--- design/flow/design.v ---
`timescale 1ns / 1ps
module OV7670_MemController (
    input  logic        clk,
    input  logic        reset,
    input  logic        href,
    input  logic        vsync,
    input  logic [ 7:0] ov7670_data,
    output logic        we,
    output logic [16:0] wAddr,
    output logic [15:0] wData,
    output logic        camera_dp_en,
    output logic        v_finish_camera,
    output logic [ 9:0] x_pixel_camera,
    output logic [ 9:0] y_pixel_camera
);
    logic [15:0] pixel_data;
    logic [ 9:0] h_counter;   
    logic [ 9:0] v_counter;   
    assign wAddr = v_counter * 320 + h_counter[9:1];
    assign wData = pixel_data;
    assign x_pixel_camera = h_counter / 2;
    assign y_pixel_camera = v_counter;
    assign camera_dp_en = ((x_pixel_camera < 320) && (y_pixel_camera < 240));
    always_ff @(posedge clk, posedge reset) begin
        if (reset) begin
            h_counter  <= 0;
            pixel_data <= 0;
            we         <= 1'b0;
        end else begin
            if (href) begin
                h_counter <= h_counter + 1;
                if (h_counter[0] == 0) begin
                    pixel_data[15:8] <= ov7670_data;
                    we               <= 1'b0;
                end else begin
                    pixel_data[7:0] <= ov7670_data;
                    we              <= 1'b1;
                end
            end else begin
                h_counter <= 0;
                we        <= 1'b0;
            end
        end
    end
    always_ff @(posedge clk, posedge reset) begin
        if (reset) begin
            v_counter <= 0;
        end else begin
            if (vsync) begin
                v_counter <= 0;
            end else begin
                if (h_counter == (320 * 2 - 1)) begin
                    v_counter <= v_counter + 1;
                end
            end
        end
    end
    logic v_sync_flag;
    always_ff @(posedge clk or posedge reset) begin
        if (reset) begin
            v_sync_flag <= 0;
            v_finish_camera <= 0;
        end else if (vsync) begin
            if (!v_sync_flag) begin
                v_sync_flag <= 1;
                v_finish_camera <= 1;
            end else begin
                v_finish_camera <= 0;
            end
        end else begin
            v_sync_flag <= 0;
            v_finish_camera <= 0;
        end
    end
endmodule
module negedge_detect (
    input  logic clk,
    input  logic reset,
    input  logic x,
    output logic o_tick
);
    logic tmp_reg;
    always_ff @(posedge clk or posedge reset) begin
        if (reset) begin
            tmp_reg <= 0;
        end else begin
            tmp_reg <= x;
        end
    end
    assign o_tick = (~x) & tmp_reg;
endmodule
`timescale 1ns / 1ps
module rgb_to_hsv (
    input  logic [4:0] r_data,
    input  logic [5:0] g_data,
    input  logic [4:0] b_data,
    output logic [1:0] r_g_decision,     
    output logic [7:0] s_data,
    output logic [7:0] v_data
);
    localparam GREEN_R_MAX_THRESHOLD = 120;
    localparam GREEN_G_MIN_THRESHOLD = 180;
    localparam GREEN_B_MAX_THRESHOLD = 120;
    localparam RED_R_MIN_THRESHOLD = 190;
    localparam RED_G_MAX_THRESHOLD = 100;
    localparam RED_B_MAX_THRESHOLD = 100;
    logic [7:0] r_8b;
    logic [7:0] g_8b;
    logic [7:0] b_8b;
    logic [7:0] max_val;
    logic [7:0] min_val;
    assign r_8b = {r_data, r_data[4:2]};
    assign g_8b = {g_data, g_data[5:4]};
    assign b_8b = {b_data, b_data[4:2]};
    always_comb begin
        if ((g_8b >= GREEN_G_MIN_THRESHOLD) && (r_8b <= GREEN_R_MAX_THRESHOLD) && (b_8b <= GREEN_B_MAX_THRESHOLD)) begin
            r_g_decision = 1;
        end
        else if ((r_8b >= RED_R_MIN_THRESHOLD) && (g_8b <= RED_G_MAX_THRESHOLD) && (b_8b <= RED_B_MAX_THRESHOLD)) begin
            r_g_decision = 0;
        end else begin
            r_g_decision = 2;
        end
    end
    find_max_val U_MAX_VAL (
        .x1 (r_8b),
        .x2 (g_8b),
        .x3 (b_8b),
        .max(max_val)
    );
    find_min_val U_MIN_VAL (
        .x1 (r_8b),
        .x2 (g_8b),
        .x3 (b_8b),
        .min(min_val)
    );
    assign v_data = max_val;
    always_comb begin
        if (!max_val) begin
            s_data = 0;
        end else begin
            s_data = ((max_val - min_val) * 255) / max_val;
        end
    end
endmodule
module find_max_val (
    input  logic [7:0] x1,
    input  logic [7:0] x2,
    input  logic [7:0] x3,
    output logic [7:0] max
);
    logic [7:0] temp_max;
    assign temp_max = (x1 > x2) ? x1 : x2;
    assign max = (temp_max > x3) ? temp_max : x3;
endmodule
module find_min_val (
    input  logic [7:0] x1,
    input  logic [7:0] x2,
    input  logic [7:0] x3,
    output logic [7:0] min
);
    logic [7:0] temp_min;
    assign temp_min = (x1 < x2) ? x1 : x2;
    assign min = (temp_min < x3) ? temp_min : x3;
endmodule
`timescale 1ns / 1ps
module Label_Gen (
    input  logic [7:0] s_data,
    input  logic [7:0] v_data,
    input  logic [1:0] r_g_decision,
    output logic [2:0] label_data
);
    localparam ROAD = 0;
    localparam WALK_ROAD = 1;
    localparam BACKGROUND = 2;
    localparam CAR = 3;
    localparam HUMAN = 4;
    localparam ROAD_V_THRESHOLD = 38;
    localparam ROAD_S_THRESHOLD = 77;
    localparam WALK_V_THRESHOLD = 179;
    localparam WALK_S_THRESHOLD = 51;
    always_comb begin
        if (r_g_decision == 0) begin
            label_data = CAR;
        end 
        else if (r_g_decision == 1) begin
            label_data = HUMAN;
        end 
        else if ((v_data >= WALK_V_THRESHOLD) && (s_data <= WALK_S_THRESHOLD)) begin
            label_data = WALK_ROAD;
        end
        else if((v_data <= ROAD_V_THRESHOLD) && (s_data <= ROAD_S_THRESHOLD)) begin
            label_data = ROAD;
        end 
        else begin
            label_data = BACKGROUND;
        end
    end
endmodule
`timescale 1ns / 1ps
module cam_pixel_labeler (
    input  logic        clk,
    input  logic        reset,
    input  logic        href,
    input  logic        vsync,
    input  logic [ 7:0] ov7670_data,
    output logic        we,
    output logic [16:0] wAddr,
    output logic [ 2:0] label_data,
    output logic        camera_dp_en,
    output logic        v_finish_camera,
    output logic [ 9:0] x_pixel_camera,
    output logic [ 9:0] y_pixel_camera
);
    logic [15:0] ov7670_wData;
    logic [ 1:0] r_g_decision;
    logic [ 7:0] s_data;
    logic [ 7:0] v_data;
    OV7670_MemController U_OV7670_MemController (
        .clk            (clk),
        .reset          (reset),
        .href           (href),
        .vsync          (vsync),
        .ov7670_data    (ov7670_data),
        .we             (we),
        .wAddr          (wAddr),
        .wData          (ov7670_wData),
        .camera_dp_en   (camera_dp_en),
        .v_finish_camera(v_finish_camera),
        .x_pixel_camera (x_pixel_camera),
        .y_pixel_camera (y_pixel_camera)
    );
    rgb_to_hsv U_rgb_to_hsv (
        .r_data      (ov7670_wData[15:11]),
        .g_data      (ov7670_wData[10:5]),
        .b_data      (ov7670_wData[4:0]),
        .s_data      (s_data),
        .v_data      (v_data),
        .r_g_decision(r_g_decision)
    );
    Label_Gen U_Label_Gen (
        .r_g_decision(r_g_decision),
        .s_data      (s_data),
        .v_data      (v_data),
        .label_data  (label_data)
    );
endmodule
--- design/flow/run.sh ---
#!/bin/bash
# the make line also repeats each setting of config.mk as NAME=value (left out here)
make -C /OpenROAD-flow-scripts/flow DESIGN_CONFIG=/design/flow/config.mk WORK_HOME=/design/flow/orfs CLKGATE_MAP_FILE= finish
--- design/flow/config.mk ---
export PLATFORM = sky130hd
export DESIGN_NAME = cam_pixel_labeler
export DESIGN_NICKNAME = cam_pixel_labeler
export VERILOG_FILES = /design/flow/design.v
export SDC_FILE = /design/flow/constraint.sdc
export NUM_CORES = 4
export LEC_CHECK = 0
export CAP_MARGIN = 15
export CELL_PAD_IN_SITES_DETAIL_PLACEMENT = 2
export CORE_MARGIN = 2
export CORE_UTILIZATION = 65
export CTS_CLUSTER_SIZE = 55
export GPL_TIMING_DRIVEN = 1
export MIN_ROUTING_LAYER = met2
export PLACE_DENSITY = 0.77
export SETUP_SLACK_MARGIN = 1.7
export SLEW_MARGIN = 5
export TNS_END_PERCENT = 95
--- design/flow/constraint.sdc ---
create_clock -name core_clock -period 97.1 [get_ports {clk}]
set_input_delay 19.4200 -clock core_clock [delete_from_list [all_inputs] [get_ports {clk}]]
set_output_delay 19.4200 -clock core_clock [all_outputs]
set_load 0.01 [all_outputs]
==> results.toml, run 1 <==
# yosys + openroad results
[run_status]
status = "stopped before the end"
failing_step = "3_5_place_dp"
firstError = "[ERROR DPL-0033] detailed placement checks failed during check placement."

[logic_synthesis]
yosys_warnings = 3
top_cells_by_area = "ha_1 16%, o21a_1 4.8%, xnor2_1 4.7%, nand2_1 4.3%, a21oi_1 4.3%"
syn_inst = 3185
top_area_frac = 0.1570
ys_chip_area_um2 = 23990
synth_seq_share = 0.04068
syn_avg_cell_area_um2 = 7.532
yosys_cells = 3185
synthesis.area_um2 = 23990
edf_count = 0
synth-main-ff-cell = "dfrtp_1"
mux_share = 0.04986
ys_types = 174
synthXorXnorAreaFrac = 0.07876
ys_sh_aoi = 0.3135
ys_async_sr_fraction = 1.000
adder_share = 0.1850
top_area_cell = "ha_1"
syn_nets = 3529
ys_ff = 39
synth.cellmix.simpleShare = 0.2789
yosys-top-cells-count = "301 x ha_1, 277 x nand2_1, 248 x nor2_1"
top_logic_kind = "AND-OR/OR-AND gates"
most_common_cell = "ha_1"

[floorplanning]
fp-utilization = 0.6584
io_pins = 55
rows = 70
dieArea_um2 = 38460
core_area_um2 = 36430
die_y_um = 196.1
fp.dieW_um = 196.1

[place]
gp_congestion = 1.107
io_buffers = 53
==> stage by stage <==
stage	setup slack (ns)	area [µm²]	cells
global placement	-1.920	27130	3876
floorplan	-3.160	24870	3185
==> run 2, diff against run 1 <==
CAP_MARGIN = 20   (was 15)
CELL_PAD_IN_SITES_DETAIL_PLACEMENT = not set   (was 2)
CORE_UTILIZATION = 22   (was 65)
CTS_CLUSTER_SIZE = not set   (was 55)
GPL_TIMING_DRIVEN = not set   (was 1)
MIN_ROUTING_LAYER = not set   (was met2)
PLACE_DENSITY = not set   (was 0.77)
SETUP_SLACK_MARGIN = not set   (was 1.7)
SLEW_MARGIN = 20   (was 5)
TNS_END_PERCENT = not set   (was 95)
clock period = 186.0 ns   (was 97.1 ns; I/O delays follow)
==> run 2 against run 1 <==
Compared with the run above:
- synthesized cell count is the same
- synthesized area is the same
- die area grew to 2.9 times the previous value
- now clean on timing, DRC and antenna
==> results.toml, run 2 <==
# generated from flow reports
[critical_path]
critPathMaxStageDelay_ns = 0.88
r2r_start = "U_OV7670_MemController.h_counter[1]"
critPathTopFamily = "AND-OR/OR-AND gates"
path_max_fanout = 24
timing.rr.end = "U_OV7670_MemController.v_counter[9]"
crit_end = "label_data[1]"
critPathLaunchType = "register"
rrSetupSlack_ns = 183.71
rr_worst_depth = 7
cp.required_ns = 148.80
cp_common_cell = "o21a_1"
arrival_ns = 100.18
cp.depth = 430
worstSetupEndpointType = "primary output"
slowest_stage = "o31ai_2"
critical_path_class = "register to primary output"
cp-startpoint = "U_OV7670_MemController.pixel_data[10]"
cp_num_buf_inv = 29

[floorplanning]
io_pins = 55
die_y_um = 334.2
fp.dieW_um = 334.2
fp-utilization = 0.2210
rows = 121
dieArea_um2 = 111700
core_area_um2 = 108600

[global_route]
antenna_found_initial = 0
grt_pass1_vias = 22350
grt_pass1_wl_mm = 111.1
overflow = 0
grt_max_degree = 40
track_usage = 0.1135

[logic_synthesis]
synthesis.area_um2 = 23990
top_cells_by_area = "ha_1 16%, o21a_1 4.8%, xnor2_1 4.7%, nand2_1 4.3%, a21oi_1 4.3%"
edf_count = 0
synth_seq_share = 0.04068
ys_ff = 39
most_common_cell = "ha_1"
syn_nets = 3529
ys_async_sr_fraction = 1.000
synthXorXnorAreaFrac = 0.07876
syn_inst = 3185
adder_share = 0.1850
synth.cellmix.simpleShare = 0.2789
ys_sh_aoi = 0.3135
yosys_cells = 3185
ys_types = 174
top_area_cell = "ha_1"
top_area_frac = 0.1570
syn_avg_cell_area_um2 = 7.532
yosys_warnings = 3
synth-main-ff-cell = "dfrtp_1"
top_logic_kind = "AND-OR/OR-AND gates"
yosys-top-cells-count = "301 x ha_1, 277 x nand2_1, 248 x nor2_1"
mux_share = 0.04986
ys_chip_area_um2 = 23990

[clock_network]
hold_buffers = 0
h-tree-depth = 2
cts_tree = "done"
post_cts_buffers = 0
cts_root_buf = "clkbuf_16"
post_cts_resize_count = 0
clock_sinks = 39
clk-insertion-delay-late_ns = 0.28
clkTransAtPathRegs_ns = 0.06
cts-buffers-inserted = 5
clk_path_buf_depth = 2

[sta]
hold_viol = 0
post-route-period-util = 0.7386
finalSetupViolCount = 0
slew_headroom = 0.3137
tightest_slew_ns = 1.023
setup-tns-final_ns = 0
drv_slew = 0
post-route-min-period_ns = 137.38
fin_ws_ns = 48.62
fin_worst_skew_ns = 0.007049
max_freq_ghz = 0.007279
rsz0062_at_grt = "false"

[min_path]
hp-class = "register to register"
whs_path_depth = 1
hold-path-endpoint = "U_OV7670_MemController.v_finish_camera"
hold_start = "U_OV7670_MemController.v_sync_flag"

[flow_run]
timing.max_cap.violations = 0
warning_count = 32

[drt]
post_drt_wl_per_cell_um = 14.28
drtPass1Iterations = 6
ant_nets = 0
drt-total-wl_mm = 65.46
drtIter0Drc = 1420
viasPerCell = 5.142
vias = 23570
diodes = 0
drcViolationCount = 0

[run_status]
status = "complete, no violations"

[place]
dp_slack_ns = 49.92
io_buffers = 53
placed_cell_area_um2 = 25770
dp_hpwl_mm = 53.06
gp_congestion = 0.8807

[final_layout]
area_delta_synth_final_pct = 8.152
fin_util = 0.2390
design_area_um2 = 25940
nets = 3513
nFillCells = 11910
==> run 2: layout make-up <==
cell class	count	area [µm²]	area share
multi-input combinational	2894	21760	0.8386
tap	1414	1769	0.06819
sequential	39	975.9	0.03762
timing repair buffer	73	680.7	0.02624
inverter	156	593.1	0.02286
clock buffer	5	125.1	0.004823
clock inverter	3	43.79	0.001688
==> run 2: layer usage <==
layer	part of all wire	up-vias	wire length [µm]	GRT usage
met5	0	-	0	0
met4	0.0076	0	498	0.01179
met3	0.041	42	2710	0.007712
met2	0.44	515	28560	0.1859
met1	0.51	11000	33690	0.1668
li1	-	12010	-	-
==> run 2: stage by stage <==
step	std cells	hold slack [ns]
global route	4584	0.4039
detailed placement	4576	0.3914
floorplan	3185	0.3777
global placement	4576	0.3825
CTS	4584	0.4004
finish	4584	0.3989
==> run 3, diff against run 2 <==
CORE_ASPECT_RATIO = 1.33   (was not set)
CORE_UTILIZATION = 21   (was 22)
CTS_CLUSTER_DIAMETER = 212   (was not set)
CTS_CLUSTER_SIZE = 85   (was not set)
MAX_ROUTING_LAYER = met4   (was not set)
MIN_ROUTING_LAYER = met2   (was not set)
PLACE_DENSITY_LB_ADDON = 0.21   (was not set)
SETUP_SLACK_MARGIN = 5.0   (was not set)
clock period = 97.5 ns   (was 186.0 ns; I/O delays follow)
==> run 3 against run 2 <==
Compared with the run above:
- now fails the layout checks on negative setup slack
- highest routed layer unchanged
- global-route usage up 13 points
- final cell count rose by 14%
- critical path type unchanged
==> results.toml, run 3 <==
# generated from flow reports
[critical_path]
cp_num_buf_inv = 57
critPathMaxStageDelay_ns = 0.55
timing.rr.end = "U_OV7670_MemController.v_counter[9]"
cp.required_ns = 78.00
cp-startpoint = "U_OV7670_MemController.pixel_data[10]"
cp.depth = 447
rr_worst_depth = 7
cp_common_cell = "o21a_1"
rrSetupSlack_ns = 95.28
worstSetupEndpointType = "primary output"
crit_end = "label_data[1]"
critPathTopFamily = "AND-OR/OR-AND gates"
arrival_ns = 78.43
slowest_stage = "fa_2"
r2r_start = "U_OV7670_MemController.h_counter[1]"
path_max_fanout = 7
critPathLaunchType = "register"
critical_path_class = "register to primary output"

[logic_synthesis]
yosys_cells = 3185
synth-main-ff-cell = "dfrtp_1"
top_logic_kind = "AND-OR/OR-AND gates"
synth_seq_share = 0.04068
yosys-top-cells-count = "301 x ha_1, 277 x nand2_1, 248 x nor2_1"
top_area_cell = "ha_1"
top_area_frac = 0.1570
synth.cellmix.simpleShare = 0.2789
adder_share = 0.1850
ys_types = 174
synthesis.area_um2 = 23990
syn_nets = 3529
ys_sh_aoi = 0.3135
top_cells_by_area = "ha_1 16%, o21a_1 4.8%, xnor2_1 4.7%, nand2_1 4.3%, a21oi_1 4.3%"
ys_ff = 39
yosys_warnings = 3
most_common_cell = "ha_1"
synthXorXnorAreaFrac = 0.07876
syn_inst = 3185
ys_async_sr_fraction = 1.000
mux_share = 0.04986
edf_count = 0
syn_avg_cell_area_um2 = 7.532
ys_chip_area_um2 = 23990

[clock_network]
clock_sinks = 39
clk_path_buf_depth = 2
clk-insertion-delay-late_ns = 0.29
h-tree-depth = 2
cts-buffers-inserted = 5
hold_buffers = 0
cts_root_buf = "clkbuf_16"
clkTransAtPathRegs_ns = 0.06
cts_tree = "done"

[sta]
setup-tns-final_ns = -0.4258
max_freq_ghz = 0.01021
tightest_slew_ns = 1.072
drv_slew = 0
rsz0062_at_grt = "true"
fin_ws_ns = -0.4258
fin_worst_skew_ns = 0.006064
post-route-period-util = 1.004
slew_headroom = 0.2803
post-route-min-period_ns = 97.93
hold_viol = 0
finalSetupViolCount = 1

[global_route]
grtUsageMet1 = 0
grt_pass1_wl_mm = 144.8
met2_usage = 0.3023
antenna_found_initial = 0
top_usage_layer = "met2"
track_usage = 0.2399
grt_pass1_vias = 39070
overflow = 0
grt_max_degree = 40
use_met3 = 0.2927

[drt]
post_drt_wl_per_cell_um = 17.71
vias = 36770
ant_nets = 0
drtPass1Iterations = 9
drcViolationCount = 0
diodes = 0
drtIter0Drc = 5345
drt-total-wl_mm = 92.82
viasPerCell = 7.014

[place]
dp_hpwl_mm = 71.36
gp_congestion = 0.9751
place_inst = 4992
io_buffers = 53

[final_layout]
nets = 4064
instances_no_fill = 5242
nFillCells = 12560
area_delta_synth_final_pct = 33.94

[floorplanning]
core_area_um2 = 113800
dieArea_um2 = 117000
rows = 143
io_pins = 55
die_y_um = 393.8
fp.dieW_um = 297.1
fp-utilization = 0.2108

[flow_run]
timing.max_cap.violations = 0
warning_count = 35

[min_path]
hold-path-endpoint = "U_OV7670_MemController.v_finish_camera"
hold_start = "U_OV7670_MemController.v_sync_flag"
hp-class = "register to register"
whs_path_depth = 1

[run_status]
status = "failed layout checks"
violations = "negative setup slack"
-- run 3: per-stage QoR --
step	utilization	cell area, µm²	hold WS (ns)	worst slack [ns]
2_1_floorplan	-	24880	0.3777	-2.820
3_3_place_gp	0.2543	28930	0.3828	-2.472
3_5_place_dp	0.2543	28940	0.3891	-2.317
4_1_cts	0.2717	30920	0.3995	0.2955
5_1_grt	0.2823	32130	0.4250	-5.217
6_report	0.2823	32130	0.3957	-0.4258
-- run 3: cell type report --
cell class              count  area, µm²  share of cell area
flip-flops and latches     39      975.9             0.03037
clock inverters             1      5.005           0.0001558
inverters                 156      596.8             0.01858
repair buffers            623       4891              0.1522
clock buffers               6      138.9            0.004323
well taps                1522       1904             0.05927
multi-input cells        2895      23620              0.7351
-- run 3: routing by layer --
metal / vias to the layer above / part of all wire
li1: 12980 / -
met1: 13100 / 0
met2: 9891 / 0.55
met3: 801 / 0.38
met4: 0 / 0.066
met5: - / 0
-- run 3: what timing repair did --
action                                  4_1_cts  5_1_grt
gates resized                               124      123
pin swaps                                   173      194
hold endpoints to repair                      0        0
cloned                                        1        0
endpoints found under the setup margin        2        2
buffers inserted                            172       70
==> run 4, diff against run 3 <==
CORE_ASPECT_RATIO = 1.87   (was 1.33)
CORE_UTILIZATION = 23   (was 21)
CTS_CLUSTER_DIAMETER = not set   (was 212)
CTS_CLUSTER_SIZE = not set   (was 85)
MAX_ROUTING_LAYER = not set   (was met4)
MIN_ROUTING_LAYER = not set   (was met2)
PLACE_DENSITY_LB_ADDON = not set   (was 0.21)
SETUP_SLACK_MARGIN = not set   (was 5.0)
SLEW_MARGIN = 0   (was 20)
clock period = 150.0 ns   (was 97.5 ns; I/O delays follow)
==> run 4 against run 3 <==
Compared with the run above:
- now clean on timing, DRC and antenna
- synthesized cell count unchanged
- clock skew down 0.0030 ns
- final cell count down 13%
- flip-flop count unchanged
- setup slack better by 20 ns
- synthesized area unchanged
- register-to-register slack better by 52 ns
- highest routed layer unchanged
==> results.toml, run 4 <==
# generated from flow reports
[run_status]
status = "complete, no violations"

[sta]
tightest_slew_ns = 1.083
slew_headroom = 0.2739
drv_slew = 0
post-route-period-util = 0.8679
hold_slack_ns = 0.4049
fin_worst_skew_ns = 0.003105
hold_viol = 0
rsz0062_at_grt = "false"
post-route-min-period_ns = 130.19
max_freq_ghz = 0.007681
setup-tns-final_ns = 0
finalSetupViolCount = 0

[drt]
drt-total-wl_mm = 77.64
drcViolationCount = 0
drtIter0Drc = 1051
viasPerCell = 5.370
diodes = 0
drtPass1Iterations = 6
ant_nets = 0
post_drt_wl_per_cell_um = 16.99
vias = 24540

[critical_path]
rrSetupSlack_ns = 147.72
cp-startpoint = "U_OV7670_MemController.pixel_data[9]"
cp.required_ns = 120.00
timing.rr.end = "U_OV7670_MemController.v_counter[9]"
path_max_fanout = 24
cp.depth = 431
critPathLaunchType = "register"
critPathTopFamily = "AND-OR/OR-AND gates"
crit_end = "label_data[1]"
critPathMaxStageDelay_ns = 0.81
rr_worst_depth = 7
arrival_ns = 100.19
r2r_start = "U_OV7670_MemController.h_counter[1]"
cp_common_cell = "o21a_1"
critical_path_class = "register to primary output"
worstSetupEndpointType = "primary output"
cp_num_buf_inv = 32
slowest_stage = "o41ai_2"

[logic_synthesis]
ys_sh_aoi = 0.3135
mux_share = 0.04986
syn_inst = 3185
synth_seq_share = 0.04068
synth-main-ff-cell = "dfrtp_1"
ys_async_sr_fraction = 1.000
yosys-top-cells-count = "301 x ha_1, 277 x nand2_1, 248 x nor2_1"
synthXorXnorAreaFrac = 0.07876
synthesis.area_um2 = 23990
edf_count = 0
top_cells_by_area = "ha_1 16%, o21a_1 4.8%, xnor2_1 4.7%, nand2_1 4.3%, a21oi_1 4.3%"
syn_nets = 3529
yosys_cells = 3185
syn_avg_cell_area_um2 = 7.532
adder_share = 0.1850
yosys_warnings = 3
top_area_cell = "ha_1"
ys_ff = 39
ys_types = 174
ys_chip_area_um2 = 23990
most_common_cell = "ha_1"
synth.cellmix.simpleShare = 0.2789
top_area_frac = 0.1570
top_logic_kind = "AND-OR/OR-AND gates"

[place]
io_buffers = 53
dp_hpwl_mm = 64.58
gp_congestion = 0.9390

[clock_network]
clock_sinks = 39
h-tree-depth = 2
post_cts_buffers = 0
clk-insertion-delay-late_ns = 0.28
clkTransAtPathRegs_ns = 0.06
cts-buffers-inserted = 5
cts_tree = "done"
clk_path_buf_depth = 2
post_cts_resize_count = 0
cts_root_buf = "clkbuf_16"
hold_buffers = 0

[min_path]
hold-path-endpoint = "U_OV7670_MemController.v_finish_camera"
hold_start = "U_OV7670_MemController.v_sync_flag"
hp-class = "register to register"
whs_path_depth = 1

[global_route]
grt_pass1_vias = 24960
track_usage = 0.1406
grt_max_degree = 40
overflow = 0
grt_pass1_wl_mm = 123.5
antenna_found_initial = 0

[final_layout]
comb_area_um2 = 21750
fin_util = 0.2502
nets = 3519
regArea_um2 = 975.9
nFillCells = 11640
area_delta_synth_final_pct = 8.225

[floorplanning]
die_y_um = 445.6
io_pins = 55
rows = 162
fp-utilization = 0.2311
core_area_um2 = 103800
dieArea_um2 = 107000
fp.dieW_um = 240.2

[flow_run]
timing.max_cap.violations = 0
warning_count = 32
==> run 4: layout make-up <==
type | instances | area share
Timing Repair Buffer | 79 | 0.02781
Clock inverter | 2 | 0.001349
Inverter | 156 | 0.02284
Multi-Input combinational cell | 2894 | 0.8379
Sequential cell | 39 | 0.03759
Tap cell | 1394 | 0.06718
Clock buffer | 6 | 0.005350
==> run 4: layer usage <==
layer	up-vias	GRT usage	share of wire
li1	12000	-	-
met1	11560	0.1209	0.33
met2	659	0.3017	0.58
met3	321	0.007300	0.023
met4	0	0.08814	0.068
met5	-	0	0
==> run 4: stage by stage <==
stage / std cells / setup WS (ns) / area, µm²
floorplan: 3185 / 32.63 / 23990
global placement: 4560 / 22.51 / 25780
detailed placement: 4561 / 20.98 / 25780
CTS: 4569 / 20.31 / 25950
global route: 4570 / 11.41 / 25960
finish: 4570 / 19.81 / 25960
==> run 5, diff against run 4 <==
CAP_MARGIN = 15   (was 20)
CELL_PAD_IN_SITES_DETAIL_PLACEMENT = 1   (was not set)
CELL_PAD_IN_SITES_GLOBAL_PLACEMENT = 0   (was not set)
CORE_ASPECT_RATIO = 1.05   (was 1.87)
CORE_UTILIZATION = 51   (was 23)
CTS_CLUSTER_SIZE = 11   (was not set)
GPL_ROUTABILITY_DRIVEN = 1   (was not set)
MAX_ROUTING_LAYER = met5   (was not set)
PLACE_DENSITY_LB_ADDON = 0.28   (was not set)
SETUP_SLACK_MARGIN = 5.0   (was not set)
SLEW_MARGIN = 20   (was 0)
TNS_END_PERCENT = 75   (was not set)
clock period = 185.0 ns   (was 150.0 ns; I/O delays follow)
==> run 5 against run 4 <==
Compared with the run above:
- synthesized area unchanged
- highest routed layer unchanged
- still clean on timing, DRC and antenna
- non-clock buffer count down 5
- critical path type unchanged
- core utilization up 29 points
- clock skew up 0.0050 ns
- sequential share of layout area up 0.15 points
- flip-flop count unchanged
==> results.toml, run 5 <==
# generated from flow reports
[run_status]
status = "complete, no violations"

[logic_synthesis]
ys_types = 174
synth-main-ff-cell = "dfrtp_1"
yosys_cells = 3185
mux_share = 0.04986
ys_async_sr_fraction = 1.000
synth_seq_share = 0.04068
ys_chip_area_um2 = 23990
synthXorXnorAreaFrac = 0.07876
synth.cellmix.simpleShare = 0.2789
top_logic_kind = "AND-OR/OR-AND gates"
top_cells_by_area = "ha_1 16%, o21a_1 4.8%, xnor2_1 4.7%, nand2_1 4.3%, a21oi_1 4.3%"
yosys-top-cells-count = "301 x ha_1, 277 x nand2_1, 248 x nor2_1"
syn_nets = 3529
edf_count = 0
synthesis.area_um2 = 23990
yosys_warnings = 3
adder_share = 0.1850
syn_inst = 3185
top_area_cell = "ha_1"
top_area_frac = 0.1570
syn_avg_cell_area_um2 = 7.532
ys_sh_aoi = 0.3135
ys_ff = 39
most_common_cell = "ha_1"

[min_path]
hp-class = "register to register"
hold_start = "U_OV7670_MemController.v_sync_flag"
whs_path_depth = 1
hold-path-endpoint = "U_OV7670_MemController.v_finish_camera"

[floorplanning]
fp-utilization = 0.5157
core_area_um2 = 46520
io_pins = 55
die_y_um = 226.2
rows = 81
dieArea_um2 = 48790
fp.dieW_um = 215.7

[place]
place_inst = 3785
dp_slack_ns = 45.76
io_buffers = 53
placed_cell_area_um2 = 24790
dp_hpwl_mm = 66.82
gp_congestion = 0.9252

[sta]
slew_headroom = 0.2279
setup-tns-final_ns = 0
hold_slack_ns = 0.4123
rsz0062_at_grt = "false"
fin_worst_skew_ns = 0.008123
finalSetupViolCount = 0
post-route-period-util = 0.7680
max_freq_ghz = 0.007038
post-route-min-period_ns = 142.08
hold_viol = 0
fin_ws_ns = 42.92
drv_slew = 0
tightest_slew_ns = 1.151

[final_layout]
nets = 3514
design_area_um2 = 24960
nFillCells = 5941
fin_util = 0.5365
area_delta_synth_final_pct = 4.037
instances_no_fill = 3793

[global_route]
top_usage_layer = "met2"
antenna_found_initial = 0
track_usage = 0.3298
grt_pass1_vias = 27750
grt_max_degree = 40
use_met3 = 0.03152
grtUsageMet1 = 0.3794
met2_usage = 0.6209
overflow = 0
grt_pass1_wl_mm = 136.8

[clock_network]
cts_tree = "done"
cts-buffers-inserted = 5
clock_sinks = 39
h-tree-depth = 2
clk-insertion-delay-late_ns = 0.30
clk_path_buf_depth = 2
post_cts_resize_count = 0
post_cts_buffers = 0
hold_buffers = 0
cts_root_buf = "clkbuf_16"
clkTransAtPathRegs_ns = 0.07

[critical_path]
cp.required_ns = 148.00
timing.rr.end = "U_OV7670_MemController.v_counter[9]"
critPathMaxStageDelay_ns = 0.97
critical_path_class = "register to primary output"
arrival_ns = 105.08
cp-startpoint = "U_OV7670_MemController.pixel_data[10]"
rrSetupSlack_ns = 182.60
path_max_fanout = 24
worstSetupEndpointType = "primary output"
rr_worst_depth = 7
cp.depth = 431
cp_common_cell = "o21a_1"
slowest_stage = "o31ai_2"
crit_end = "label_data[1]"
cp_num_buf_inv = 32
critPathLaunchType = "register"
critPathTopFamily = "AND-OR/OR-AND gates"
r2r_start = "U_OV7670_MemController.h_counter[1]"

[flow_run]
timing.max_cap.violations = 0
warning_count = 32

[drt]
ant_nets = 0
post_drt_wl_per_cell_um = 21.89
vias = 25950
drtIter0Drc = 1442
drtPass1Iterations = 5
diodes = 0
drt-total-wl_mm = 83.04
drcViolationCount = 0
viasPerCell = 6.840
-- run 5: layout make-up --
| type | instances | area [µm²] | share of cell area |
|---|---|---|---|
| inverter | 156 | 593.1 | 0.02376 |
| clock buffer | 5 | 125.1 | 0.005014 |
| timing repair buffer | 74 | 688.2 | 0.02757 |
| sequential | 39 | 975.9 | 0.03911 |
| tap | 622 | 778.2 | 0.03118 |
| clock inverter | 3 | 43.79 | 0.001755 |
| multi-input combinational | 2894 | 21750 | 0.8716 |
-- run 5: routing by layer --
| metal | part of all wire | up-vias | wire length, µm |
|---|---|---|---|
| li1 | - | 11970 | - |
| met1 | 0.41 | 12890 | 33850 |
| met2 | 0.51 | 820 | 42730 |
| met3 | 0.043 | 268 | 3580 |
| met4 | 0.035 | 0 | 2870 |
| met5 | 0 | - | 0 |
==> run 6, diff against run 5 <==
CAP_MARGIN = 30   (was 15)
CELL_PAD_IN_SITES_DETAIL_PLACEMENT = not set   (was 1)
CELL_PAD_IN_SITES_GLOBAL_PLACEMENT = not set   (was 0)
CORE_ASPECT_RATIO = not set   (was 1.05)
CORE_MARGIN = 10   (was 2)
CORE_UTILIZATION = 57   (was 51)
CTS_CLUSTER_DIAMETER = 64   (was not set)
CTS_CLUSTER_SIZE = not set   (was 11)
GPL_ROUTABILITY_DRIVEN = not set   (was 1)
GPL_TIMING_DRIVEN = 0   (was not set)
MAX_ROUTING_LAYER = not set   (was met5)
PLACE_DENSITY_LB_ADDON = 0.01   (was 0.28)
SETUP_SLACK_MARGIN = -2.0   (was 5.0)
SLEW_MARGIN = 15   (was 20)
TNS_END_PERCENT = 10   (was 75)
clock period = 130.0 ns   (was 185.0 ns; I/O delays follow)
==> run 6 against run 5 <==
Compared with the run above:
- final area grew 3.0%
- first-iteration DRC count shrank 5.0%
- synthesized cell count is the same
- sequential share of layout area shrank 0.11 points
- core utilization grew 7.9 points
- clock skew shrank 0.0034 ns
- via count shrank 5.2%
- critical path type unchanged
- critical endpoint unchanged
==> results.toml, run 6 <==
# generated from flow reports
[drt]
diodes = 0
drcViolationCount = 0
drtIter0Drc = 1370
drtPass1Iterations = 5
drt-total-wl_mm = 68.60
ant_nets = 0
post_drt_wl_per_cell_um = 18.05
vias = 24600
viasPerCell = 6.471

[final_layout]
design_area_um2 = 25690
area_delta_synth_final_pct = 7.114
fin_util = 0.6153
instances_no_fill = 3801
nFillCells = 3954
nets = 3605

[logic_synthesis]
syn_nets = 3529
synth-main-ff-cell = "dfrtp_1"
syn_avg_cell_area_um2 = 7.532
adder_share = 0.1850
edf_count = 0
synthXorXnorAreaFrac = 0.07876
mux_share = 0.04986
synthesis.area_um2 = 23990
yosys_cells = 3185
ys_chip_area_um2 = 23990
yosys_warnings = 3
synth_seq_share = 0.04068
synth.cellmix.simpleShare = 0.2789
ys_sh_aoi = 0.3135
most_common_cell = "ha_1"
yosys-top-cells-count = "301 x ha_1, 277 x nand2_1, 248 x nor2_1"
top_area_cell = "ha_1"
ys_async_sr_fraction = 1.000
ys_ff = 39
ys_types = 174
top_logic_kind = "AND-OR/OR-AND gates"
top_area_frac = 0.1570
top_cells_by_area = "ha_1 16%, o21a_1 4.8%, xnor2_1 4.7%, nand2_1 4.3%, a21oi_1 4.3%"
syn_inst = 3185

[min_path]
hold_start = "U_OV7670_MemController.v_sync_flag"
hold-path-endpoint = "U_OV7670_MemController.v_finish_camera"
hp-class = "register to register"
whs_path_depth = 1

[critical_path]
critPathMaxStageDelay_ns = 0.64
rrSetupSlack_ns = 127.65
cp_num_buf_inv = 54
critical_path_class = "register to primary output"
rr_worst_depth = 8
path_max_fanout = 31
crit_end = "label_data[1]"
timing.rr.end = "U_OV7670_MemController.v_counter[7]"
critPathTopFamily = "AND-OR/OR-AND gates"
worstSetupEndpointType = "primary output"
critPathLaunchType = "register"
cp.required_ns = 104.00
r2r_start = "U_OV7670_MemController.h_counter[1]"
arrival_ns = 98.46
cp-startpoint = "U_OV7670_MemController.pixel_data[10]"
cp_common_cell = "o21a_1"
slowest_stage = "fa_1"
cp.depth = 458

[clock_network]
cts-buffers-inserted = 5
clk-insertion-delay-late_ns = 0.28
cts_tree = "done"
clkTransAtPathRegs_ns = 0.06
cts_root_buf = "clkbuf_16"
clock_sinks = 39
h-tree-depth = 2
clk_path_buf_depth = 2

[sta]
hold_viol = 0
drv_slew = 0
tightest_slew_ns = 0.9348
max_freq_ghz = 0.008035
post-route-period-util = 0.9574
finalSetupViolCount = 0
post-route-min-period_ns = 124.46
slew_headroom = 0.3726
fin_worst_skew_ns = 0.004683

[floorplanning]
rows = 75
fp.dieW_um = 225.1
core_area_um2 = 41760
dieArea_um2 = 50690
die_y_um = 225.1
fp-utilization = 0.5744
io_pins = 55

[global_route]
track_usage = 0.2577
grt_max_degree = 35
overflow = 0
antenna_found_initial = 0
grt_pass1_vias = 23510
grt_pass1_wl_mm = 112.8

[place]
placed_cell_area_um2 = 25250
gp_congestion = 0.9448
place_inst = 3780
dp_hpwl_mm = 56.09
io_buffers = 53

[flow_run]
warning_count = 32
timing.max_cap.violations = 0

[run_status]
status = "complete, no violations"
-- run 6: through the flow --
stage / setup TNS, ns / hold WS [ns] / setup slack (ns)
after CTS: 0 / 0.4017 / 0.7174
final: 0 / 0.3998 / 5.537
after global routing: -2.037 / 0.4116 / -2.037
after global placement: 0 / 0.3956 / 2.933
after floorplan: 0 / 0.3777 / 16.63
after detailed placement: 0 / 0.3939 / 1.596
-- run 6: area by class of cell --
class	count	area (µm²)	share of cell area
Buffer	91	669.4	0.02605
Clock buffer	5	125.1	0.004870
Clock inverter	3	43.79	0.001704
Inverter	156	598.1	0.02328
Multi-Input combinational cell	2894	21880	0.8515
Sequential cell	39	975.9	0.03798
Tap cell	539	674.4	0.02625
Timing Repair Buffer	74	728.2	0.02834
-- run 6: metal layers --
layer | up-vias | part of all wire | track usage
li1 | 12190 | - | -
met4 | 0 | 0.018 | 0.05468
met3 | 101 | 0.033 | 0.01666
met5 | - | 0 | 0
met2 | 512 | 0.49 | 0.4605
met1 | 11790 | 0.46 | 0.3329
-- run 6: timing repair --
item,in CTS,in global routing
setup endpoints to repair,0,2
resized,0,46
buffers inserted,0,17
hold buffers,0,0
==> run 7, diff against run 6 <==
CAP_MARGIN = 20   (was 30)
CORE_MARGIN = 2   (was 10)
CORE_UTILIZATION = 71   (was 57)
CTS_CLUSTER_DIAMETER = 42   (was 64)
CTS_CLUSTER_SIZE = 41   (was not set)
GPL_TIMING_DRIVEN = not set   (was 0)
PLACE_DENSITY_LB_ADDON = 0.28   (was 0.01)
SETUP_SLACK_MARGIN = not set   (was -2.0)
SLEW_MARGIN = 20   (was 15)
TNS_END_PERCENT = 5   (was 10)
clock period = 126.0 ns   (was 130.0 ns; I/O delays follow)
==> run 7 against run 6 <==
Compared with the run above:
- still clean on timing, DRC and antenna
- synthesized area did not move
- final cell count fell by 4.2%
- clock skew rose by 0.0065 ns
- sequential share of layout area rose by 0.080 points
- die area fell by 30%
- critical path type unchanged
==> results.toml, run 7 <==
# generated from flow reports
[clock_network]
clkTransAtPathRegs_ns = 0.06
cts_tree = "done"
hold_buffers = 0
cts_root_buf = "clkbuf_16"
cts-buffers-inserted = 5
clock_sinks = 39
clk_path_buf_depth = 2
h-tree-depth = 2
clk-insertion-delay-late_ns = 0.28

[critical_path]
cp.required_ns = 100.80
r2r_start = "U_OV7670_MemController.h_counter[3]"
critPathTopFamily = "AND-OR/OR-AND gates"
slowest_stage = "inv_2"
cp-startpoint = "U_OV7670_MemController.pixel_data[10]"
rrSetupSlack_ns = 123.76
timing.rr.end = "U_OV7670_MemController.v_counter[7]"
critPathLaunchType = "register"
cp_num_buf_inv = 30
cp.depth = 432
arrival_ns = 94.20
critPathMaxStageDelay_ns = 0.68
cp_common_cell = "o21a_1"
worstSetupEndpointType = "primary output"
rr_worst_depth = 6
path_max_fanout = 31
critical_path_class = "register to primary output"
crit_end = "label_data[1]"

[sta]
hold_viol = 0
slew_headroom = 0.3262
post-route-period-util = 0.9476
finalSetupViolCount = 0
tightest_slew_ns = 1.009
hold_slack_ns = 0.4086
post-route-min-period_ns = 119.40
fin_worst_skew_ns = 0.01115
max_freq_ghz = 0.008375
drv_slew = 0

[logic_synthesis]
ys_sh_aoi = 0.3135
ys_async_sr_fraction = 1.000
yosys-top-cells-count = "301 x ha_1, 277 x nand2_1, 248 x nor2_1"
synthXorXnorAreaFrac = 0.07876
top_area_frac = 0.1570
yosys_cells = 3185
synth_seq_share = 0.04068
ys_chip_area_um2 = 23990
yosys_warnings = 3
adder_share = 0.1850
syn_nets = 3529
syn_inst = 3185
ys_types = 174
top_cells_by_area = "ha_1 16%, o21a_1 4.8%, xnor2_1 4.7%, nand2_1 4.3%, a21oi_1 4.3%"
synthesis.area_um2 = 23990
synth.cellmix.simpleShare = 0.2789
edf_count = 0
top_area_cell = "ha_1"
most_common_cell = "ha_1"
ys_ff = 39
mux_share = 0.04986
synth-main-ff-cell = "dfrtp_1"
syn_avg_cell_area_um2 = 7.532
top_logic_kind = "AND-OR/OR-AND gates"

[global_route]
track_usage = 0.3670
grt_max_degree = 41
antenna_found_initial = 0
grt_pass1_vias = 24330
grt_pass1_wl_mm = 112.8
overflow = 0

[drt]
ant_nets = 0
drt-total-wl_mm = 67.12
drcViolationCount = 0
drtIter0Drc = 2144
viasPerCell = 6.903
drtPass1Iterations = 6
vias = 25140
post_drt_wl_per_cell_um = 18.43
diodes = 0

[floorplanning]
dieArea_um2 = 35270
io_pins = 55
die_y_um = 187.8
rows = 67
fp-utilization = 0.7190
fp.dieW_um = 187.8
core_area_um2 = 33360

[place]
dp_hpwl_mm = 52.68
gp_congestion = 0.9595
io_buffers = 53
placed_cell_area_um2 = 24540

[min_path]
hp-class = "register to register"
hold_start = "U_OV7670_MemController.v_sync_flag"
hold-path-endpoint = "U_OV7670_MemController.v_finish_camera"
whs_path_depth = 1

[final_layout]
area_delta_synth_final_pct = 4.913
nFillCells = 2641
design_area_um2 = 25170
nets = 3537

[run_status]
status = "complete, no violations"

[flow_run]
timing.max_cap.violations = 0
warning_count = 32
run 7: area by class of cell:
type	count	area, µm²	area share
clock buffer	6	128.9	0.005121
clock inverter	2	12.51	0.0004972
inverter	156	593.1	0.02357
multi-input combinational	2895	22030	0.8755
sequential	39	975.9	0.03878
tap	448	560.5	0.02227
timing repair buffer	96	863.3	0.03430
run 7: per-stage QoR:
step                utilization  setup slack, ns  setup TNS (ns)  instances
finish                   0.7543            6.598               0       3642
global route             0.7543          -0.3580         -0.3580       3642
CTS                      0.7397           0.6325               0       3614
detailed placement       0.7354            1.514               0       3606
global placement         0.7353            4.922               0       3606
floorplan                     -            13.43               0       3185
run 7: repair_timing:
action	4_1_cts	5_1_grt
endpoints found under the setup margin	0	2
resized	0	59
buffers inserted	0	27
run 7: per-layer routing:
layer	vias to the layer above	wire, µm	global-route usage
met5	-	0	0
met4	0	2135	0.1314
met3	227	3853	0.03575
met2	952	32790	0.6546
met1	11920	28340	0.4584
li1	12050	-	-
==> run 8, diff against run 7 <==
CAP_MARGIN = 30   (was 20)
CELL_PAD_IN_SITES_GLOBAL_PLACEMENT = 1   (was not set)
CORE_ASPECT_RATIO = 0.5   (was not set)
CORE_MARGIN = 10   (was 2)
CORE_UTILIZATION = 43   (was 71)
CTS_CLUSTER_DIAMETER = 392   (was 42)
CTS_CLUSTER_SIZE = not set   (was 41)
GPL_ROUTABILITY_DRIVEN = 0   (was not set)
GPL_TIMING_DRIVEN = 0   (was not set)
PLACE_DENSITY_LB_ADDON = 0.03   (was 0.28)
SETUP_SLACK_MARGIN = 5.0   (was not set)
SLEW_MARGIN = 0   (was 20)
TNS_END_PERCENT = 95   (was 5)
clock period = 130.0 ns   (was 126.0 ns; I/O delays follow)
==> run 8 against run 7 <==
Compared with the run above:
- largest cell class unchanged
- highest routed layer is now met5
- final area increased by 6.4%
- final cell count increased by 11%
- synthesized cell count unchanged
- setup slack improved by 4.8 ns
==> results.toml, run 8 <==
# generated from flow reports
[logic_synthesis]
top_area_frac = 0.1570
ys_chip_area_um2 = 23990
yosys-top-cells-count = "301 x ha_1, 277 x nand2_1, 248 x nor2_1"
most_common_cell = "ha_1"
yosys_cells = 3185
synth_seq_share = 0.04068
ys_types = 174
synth.cellmix.simpleShare = 0.2789
mux_share = 0.04986
yosys_warnings = 3
syn_nets = 3529
top_area_cell = "ha_1"
top_logic_kind = "AND-OR/OR-AND gates"
adder_share = 0.1850
edf_count = 0
syn_inst = 3185
ys_ff = 39
top_cells_by_area = "ha_1 16%, o21a_1 4.8%, xnor2_1 4.7%, nand2_1 4.3%, a21oi_1 4.3%"
ys_sh_aoi = 0.3135
synth-main-ff-cell = "dfrtp_1"
synthXorXnorAreaFrac = 0.07876
synthesis.area_um2 = 23990
ys_async_sr_fraction = 1.000
syn_avg_cell_area_um2 = 7.532

[clock_network]
clkTransAtPathRegs_ns = 0.06
clock_sinks = 39
cts-buffers-inserted = 5
cts_root_buf = "clkbuf_16"
h-tree-depth = 2
cts_tree = "done"
clk_path_buf_depth = 2
clk-insertion-delay-late_ns = 0.28

[floorplanning]
die_y_um = 187.0
io_pins = 55
core_area_um2 = 55330
dieArea_um2 = 66210
fp-utilization = 0.4335
rows = 61
fp.dieW_um = 354.0

[place]
io_buffers = 53
dp_hpwl_mm = 59.13
dp_slack_ns = -0.1069

[final_layout]
regArea_um2 = 978.4
nets = 3646
area_delta_synth_final_pct = 11.61
nFillCells = 5633
comb_area_um2 = 22330

[flow_run]
warning_count = 32
timing.max_cap.violations = 0

[critical_path]
rrSetupSlack_ns = 127.62
critPathTopFamily = "AND-OR/OR-AND gates"
cp.depth = 464
r2r_start = "U_OV7670_MemController.h_counter[1]"
cp_num_buf_inv = 60
slowest_stage = "fa_2"
cp.required_ns = 104.00
crit_end = "label_data[1]"
critical_path_class = "register to primary output"
cp-startpoint = "U_OV7670_MemController.pixel_data[10]"
arrival_ns = 92.63
path_max_fanout = 10
critPathLaunchType = "register"
critPathMaxStageDelay_ns = 0.62
cp_common_cell = "o21a_1"
rr_worst_depth = 8
worstSetupEndpointType = "primary output"
timing.rr.end = "U_OV7670_MemController.v_counter[9]"

[sta]
tightest_slew_ns = 1.002
slew_headroom = 0.3277
post-route-period-util = 0.9126
hold_viol = 0
fin_worst_skew_ns = 0.004650
hold_slack_ns = 0.4081
finalSetupViolCount = 0
max_freq_ghz = 0.008429
setup-tns-final_ns = 0
post-route-min-period_ns = 118.63
fin_ws_ns = 11.37
rsz0062_at_grt = "false"
drv_slew = 0

[run_status]
status = "complete, no violations"

[global_route]
grt_pass1_vias = 22740
track_usage = 0.2072
overflow = 0
grt_max_degree = 40
antenna_found_initial = 4
grt_pass1_wl_mm = 118.7

[drt]
vias = 24220
drcViolationCount = 0
ant_nets = 0
post_drt_wl_per_cell_um = 17.88
viasPerCell = 5.965
drtIter0Drc = 1540
drt-total-wl_mm = 72.59
drtPass1Iterations = 5

[min_path]
hold_start = "U_OV7670_MemController.v_sync_flag"
hp-class = "register to register"
whs_path_depth = 1
hold-path-endpoint = "U_OV7670_MemController.v_finish_camera"
-- run 8: timing repair --
action	in CTS	in global routing
setup endpoints to repair	2	2
hold endpoints to repair	0	0
pin swaps	4	24
setup buffers	5	48
resized	47	154
gates cloned	0	0
hold buffers	0	0
-- run 8: stage by stage --
step / cell area, µm² / cells / util
floorplan: 23990 / 3185 / -
CTS: 25890 / 4011 / 0.4679
global placement: 25460 / 3994 / 0.4602
detailed placement: 25540 / 3998 / 0.4615
global route: 26770 / 4059 / 0.4838
finish: 26770 / 4060 / 0.4838
-- run 8: layout make-up --
class / count / share of cell area
sequential: 39 / 0.03655
inverter: 156 / 0.02262
buffer: 96 / 0.02818
clock buffer: 8 / 0.005842
tap: 756 / 0.03533
multi-input combinational: 2894 / 0.8341
timing repair buffer: 110 / 0.03729
antenna: 1 / 0.00009347
-- run 8: metal layers --
layer,vias up,wire length (µm),track usage
met5,-,30,0
met4,4,772,0.02860
met3,56,3117,0.02010
met2,442,31750,0.3351
met1,11460,36920,0.2995
li1,12260,-,-
==> run 9, diff against run 8 <==
CAP_MARGIN = 20   (was 30)
CELL_PAD_IN_SITES_GLOBAL_PLACEMENT = not set   (was 1)
CORE_ASPECT_RATIO = not set   (was 0.5)
CORE_MARGIN = 2   (was 10)
CORE_UTILIZATION = 72   (was 43)
CTS_CLUSTER_DIAMETER = 224   (was 392)
CTS_CLUSTER_SIZE = 77   (was not set)
GPL_ROUTABILITY_DRIVEN = not set   (was 0)
GPL_TIMING_DRIVEN = not set   (was 0)
HOLD_SLACK_MARGIN = 0.28   (was not set)
PLACE_DENSITY_LB_ADDON = not set   (was 0.03)
SETUP_SLACK_MARGIN = not set   (was 5.0)
SLEW_MARGIN = 20   (was 0)
TNS_END_PERCENT = not set   (was 95)
clock period = 90.3 ns   (was 130.0 ns; I/O delays follow)
==> run 9 against run 8 <==
Compared with the run above:
- the run now fails in 3_5_place_dp
- die area decreased by 47%
- synthesized cell count stayed put
- synthesized area did not move
==> results.toml, run 9 <==
# yosys + openroad results
[logic_synthesis]
yosys-top-cells-count = "301 x ha_1, 277 x nand2_1, 248 x nor2_1"
top_area_cell = "ha_1"
synthesis.area_um2 = 23990
ys_sh_aoi = 0.3135
most_common_cell = "ha_1"
top_area_frac = 0.1570
syn_inst = 3185
syn_nets = 3529
mux_share = 0.04986
ys_async_sr_fraction = 1.000
synth_seq_share = 0.04068
yosys_warnings = 3
synthXorXnorAreaFrac = 0.07876
synth.cellmix.simpleShare = 0.2789
ys_ff = 39
adder_share = 0.1850
yosys_cells = 3185
syn_avg_cell_area_um2 = 7.532
top_cells_by_area = "ha_1 16%, o21a_1 4.8%, xnor2_1 4.7%, nand2_1 4.3%, a21oi_1 4.3%"
top_logic_kind = "AND-OR/OR-AND gates"
ys_types = 174
edf_count = 0
synth-main-ff-cell = "dfrtp_1"
ys_chip_area_um2 = 23990

[floorplanning]
fp-utilization = 0.7335
die_y_um = 186.5
core_area_um2 = 32700
io_pins = 55
fp.dieW_um = 186.5
rows = 66
dieArea_um2 = 34790

[run_status]
failing_step = "3_5_place_dp"
status = "stopped before the end"
firstError = "[ERROR DPL-0038] Utilization greater than 100%, impossible to legalize"

[place]
gp_congestion = 1.036
io_buffers = 53
-- run 9: stage by stage --
step                    cells  hold slack [ns]  TNS (ns)
after floorplan          3185           0.3777    -14.81
after global placement   4666           0.3889    -3.430
==> run 10, diff against run 9 <==
ABC_AREA = 1   (was not set)
CAP_MARGIN = 30   (was 20)
CORE_ASPECT_RATIO = 0.5   (was not set)
CORE_UTILIZATION = 69   (was 72)
CTS_CLUSTER_DIAMETER = 372   (was 224)
CTS_CLUSTER_SIZE = 98   (was 77)
HOLD_SLACK_MARGIN = not set   (was 0.28)
PLACE_DENSITY = 0.9   (was not set)
SETUP_SLACK_MARGIN = 4.3   (was not set)
TNS_END_PERCENT = 5   (was not set)
clock period = 49.5 ns   (was 90.3 ns; I/O delays follow)
==> run 10 against run 9 <==
Compared with the run above:
- the flow again stops in 3_5_place_dp
- synthesized cell count grew 44%
- die area is 16% higher
- synthesized area increased by 11%
==> results.toml, run 10 <==
# yosys + openroad results
[logic_synthesis]
synthesis.area_um2 = 26620
ys_async_sr_fraction = 1.000
synth-main-ff-cell = "dfrtp_1"
synth.cellmix.simpleShare = 0.4639
syn_avg_cell_area_um2 = 5.795
top_area_cell = "nand2_1"
ys_types = 75
synthXorXnorAreaFrac = 0.07699
yosys_cells = 4594
edf_count = 0
most_common_cell = "nand2_1"
top_area_frac = 0.1705
yosys_warnings = 3
syn_inst = 4594
adder_share = 0.1648
syn_nets = 4938
top_cells_by_area = "nand2_1 17%, ha_1 14%, inv_1 9.0%, nand3_1 7.1%, nor2_1 6.0%"
yosys-top-cells-count = "1209 x nand2_1, 639 x inv_1, 423 x nor2_1"
ys_ff = 39
mux_share = 0.0007990
ys_chip_area_um2 = 26620
ys_sh_aoi = 0.1307
synth_seq_share = 0.03666
top_logic_kind = "simple AND/OR/NAND/NOR gates"

[floorplanning]
core_area_um2 = 37720
fp.dieW_um = 281.8
fp-utilization = 0.7057
die_y_um = 142.9
rows = 50
dieArea_um2 = 40260
io_pins = 55

[run_status]
failing_step = "3_5_place_dp"
firstError = "[ERROR DPL-0038] Utilization greater than 100%, impossible to legalize"
status = "stopped before the end"

[place]
gp_congestion = 1.098
io_buffers = 53
## run 10: per-stage QoR
stage	worst slack [ns]	TNS (ns)	cell area [µm²]	instances	hold WS (ns)
3_3_place_gp	-17.76	-34.46	38600	6543	0.3858
2_1_floorplan	-23.62	-46.02	27230	4594	0.3785
==> run 11, diff against run 10 <==
CAP_MARGIN = 20   (was 30)
CORE_UTILIZATION = 72   (was 69)
CTS_CLUSTER_DIAMETER = 251   (was 372)
PLACE_DENSITY = 0.42   (was 0.9)
==> run 11 against run 10 <==
Compared with the run above:
- the run again fails in 3_5_place_dp
- synthesized cell count unchanged
- synthesized area unchanged
- die area decreased by 4.1%
==> results.toml, run 11 <==
# yosys + openroad results
[run_status]
status = "stopped before the end"
failing_step = "3_5_place_dp"
firstError = "[ERROR DPL-0038] Utilization greater than 100%, impossible to legalize"

[logic_synthesis]
ys_async_sr_fraction = 1.000
ys_sh_aoi = 0.1307
top_area_frac = 0.1705
top_cells_by_area = "nand2_1 17%, ha_1 14%, inv_1 9.0%, nand3_1 7.1%, nor2_1 6.0%"
syn_inst = 4594
syn_nets = 4938
ys_types = 75
synth_seq_share = 0.03666
synthesis.area_um2 = 26620
yosys_warnings = 3
synth.cellmix.simpleShare = 0.4639
syn_avg_cell_area_um2 = 5.795
yosys-top-cells-count = "1209 x nand2_1, 639 x inv_1, 423 x nor2_1"
top_logic_kind = "simple AND/OR/NAND/NOR gates"
synth-main-ff-cell = "dfrtp_1"
most_common_cell = "nand2_1"
yosys_cells = 4594
synthXorXnorAreaFrac = 0.07699
mux_share = 0.0007990
ys_ff = 39
top_area_cell = "nand2_1"
ys_chip_area_um2 = 26620
edf_count = 0
adder_share = 0.1648

[floorplanning]
core_area_um2 = 36170
io_pins = 55
rows = 49
fp-utilization = 0.7359
dieArea_um2 = 38620
die_y_um = 140.0
fp.dieW_um = 275.9

[place]
gp_congestion = 1.102
io_buffers = 53
[run 11: through the flow]
| stage | cell area [µm²] | TNS (ns) | cells |
|---|---|---|---|
| floorplan | 27230 | -46.02 | 4594 |
| global placement | 38510 | -34.24 | 6500 |
==> run 12, diff against run 11 <==
CORE_ASPECT_RATIO = not set   (was 0.5)
CORE_UTILIZATION = 71   (was 72)
CTS_CLUSTER_DIAMETER = not set   (was 251)
CTS_CLUSTER_SIZE = 96   (was 98)
PLACE_DENSITY = 0.4   (was 0.42)
SETUP_SLACK_MARGIN = not set   (was 4.3)
clock period = 73.0 ns   (was 49.5 ns; I/O delays follow)
==> run 12 against run 11 <==
Compared with the run above:
- the run fails in 5_1_grt
- synthesized cell count is the same
- synthesized area did not move
- die area is 1.1% higher
==> results.toml, run 12 <==
# yosys + openroad results
[place]
gp_congestion = 1.008
dp_hpwl_mm = 61.79
io_buffers = 53

[clock_network]
h-tree-depth = 2
clock_sinks = 39
clk_path_buf_depth = 2
cts_root_buf = "clkbuf_16"
cts-buffers-inserted = 5
hold_buffers = 0

[logic_synthesis]
syn_nets = 4938
synth-main-ff-cell = "dfrtp_1"
top_area_frac = 0.1705
syn_inst = 4594
ys_chip_area_um2 = 26620
mux_share = 0.0007990
ys_async_sr_fraction = 1.000
synthesis.area_um2 = 26620
syn_avg_cell_area_um2 = 5.795
yosys_warnings = 3
top_cells_by_area = "nand2_1 17%, ha_1 14%, inv_1 9.0%, nand3_1 7.1%, nor2_1 6.0%"
edf_count = 0
ys_ff = 39
synthXorXnorAreaFrac = 0.07699
ys_sh_aoi = 0.1307
adder_share = 0.1648
top_logic_kind = "simple AND/OR/NAND/NOR gates"
yosys_cells = 4594
ys_types = 75
synth_seq_share = 0.03666
yosys-top-cells-count = "1209 x nand2_1, 639 x inv_1, 423 x nor2_1"
top_area_cell = "nand2_1"
synth.cellmix.simpleShare = 0.4639
most_common_cell = "nand2_1"

[floorplanning]
fp.dieW_um = 197.6
dieArea_um2 = 39060
io_pins = 55
core_area_um2 = 36790
rows = 70
die_y_um = 197.6
fp-utilization = 0.7237

[run_status]
firstError = "[ERROR GRT-0232] Routing congestion too high. Check the congestion heatmap in the GUI."
status = "stopped before the end"
failing_step = "5_1_grt"

[global_route]
track_usage = 0.9486
overflow = 1383
run 12: stage by stage:
step | hold WS, ns | TNS [ns] | area, µm² | setup slack, ns | cells
after CTS | 0.3966 | 0 | 31800 | 0.007155 | 5488
after detailed placement | 0.3843 | -6.035 | 29920 | -3.599 | 5343
after global placement | 0.3886 | -0.5493 | 29920 | -0.5493 | 5343
after floorplan | 0.3785 | -8.424 | 27230 | -4.815 | 4594
run 12: repair_timing:
action                                  in CTS
pin swaps                                  174
resized                                    183
setup buffers                              130
cloned                                       7
endpoints found under the setup margin       2
run 12: per-layer routing:
layer | global-route usage | GRT overflow
met5 | 0.5900 | 0
met4 | 1.070 | 424
met3 | 0.8054 | 42
met2 | 1.107 | 890
met1 | 0.8925 | 27
==> run 13, diff against run 12 <==
ABC_AREA = not set   (was 1)
CORE_UTILIZATION = 72   (was 71)
CTS_CLUSTER_DIAMETER = 224   (was not set)
CTS_CLUSTER_SIZE = 77   (was 96)
PLACE_DENSITY = not set   (was 0.4)
TNS_END_PERCENT = not set   (was 5)
clock period = 90.6 ns   (was 73.0 ns; I/O delays follow)
==> run 13 against run 12 <==
Compared with the run above:
- the flow stops in 3_5_place_dp
- synthesized cell count is 31% lower
- synthesized area down 9.9%
- die area is 11% lower
==> results.toml, run 13 <==
# yosys + openroad results
[logic_synthesis]
top_logic_kind = "AND-OR/OR-AND gates"
synthXorXnorAreaFrac = 0.07876
yosys_warnings = 3
top_cells_by_area = "ha_1 16%, o21a_1 4.8%, xnor2_1 4.7%, nand2_1 4.3%, a21oi_1 4.3%"
synthesis.area_um2 = 23990
most_common_cell = "ha_1"
synth.cellmix.simpleShare = 0.2789
edf_count = 0
syn_nets = 3529
ys_ff = 39
syn_avg_cell_area_um2 = 7.532
syn_inst = 3185
ys_types = 174
mux_share = 0.04986
synth-main-ff-cell = "dfrtp_1"
top_area_frac = 0.1570
adder_share = 0.1850
synth_seq_share = 0.04068
ys_async_sr_fraction = 1.000
ys_chip_area_um2 = 23990
yosys-top-cells-count = "301 x ha_1, 277 x nand2_1, 248 x nor2_1"
ys_sh_aoi = 0.3135
top_area_cell = "ha_1"
yosys_cells = 3185

[floorplanning]
fp-utilization = 0.7335
io_pins = 55
die_y_um = 186.5
rows = 66
dieArea_um2 = 34790
core_area_um2 = 32700
fp.dieW_um = 186.5

[place]
gp_congestion = 1.034
io_buffers = 53

[run_status]
firstError = "[ERROR DPL-0038] Utilization greater than 100%, impossible to legalize"
failing_step = "3_5_place_dp"
status = "stopped before the end"
run 13: per-stage QoR:
step | TNS, ns | std cells | hold WS (ns) | setup slack [ns]
after floorplan | -14.33 | 3185 | 0.3777 | -8.340
after global placement | -3.109 | 4642 | 0.3886 | -2.524
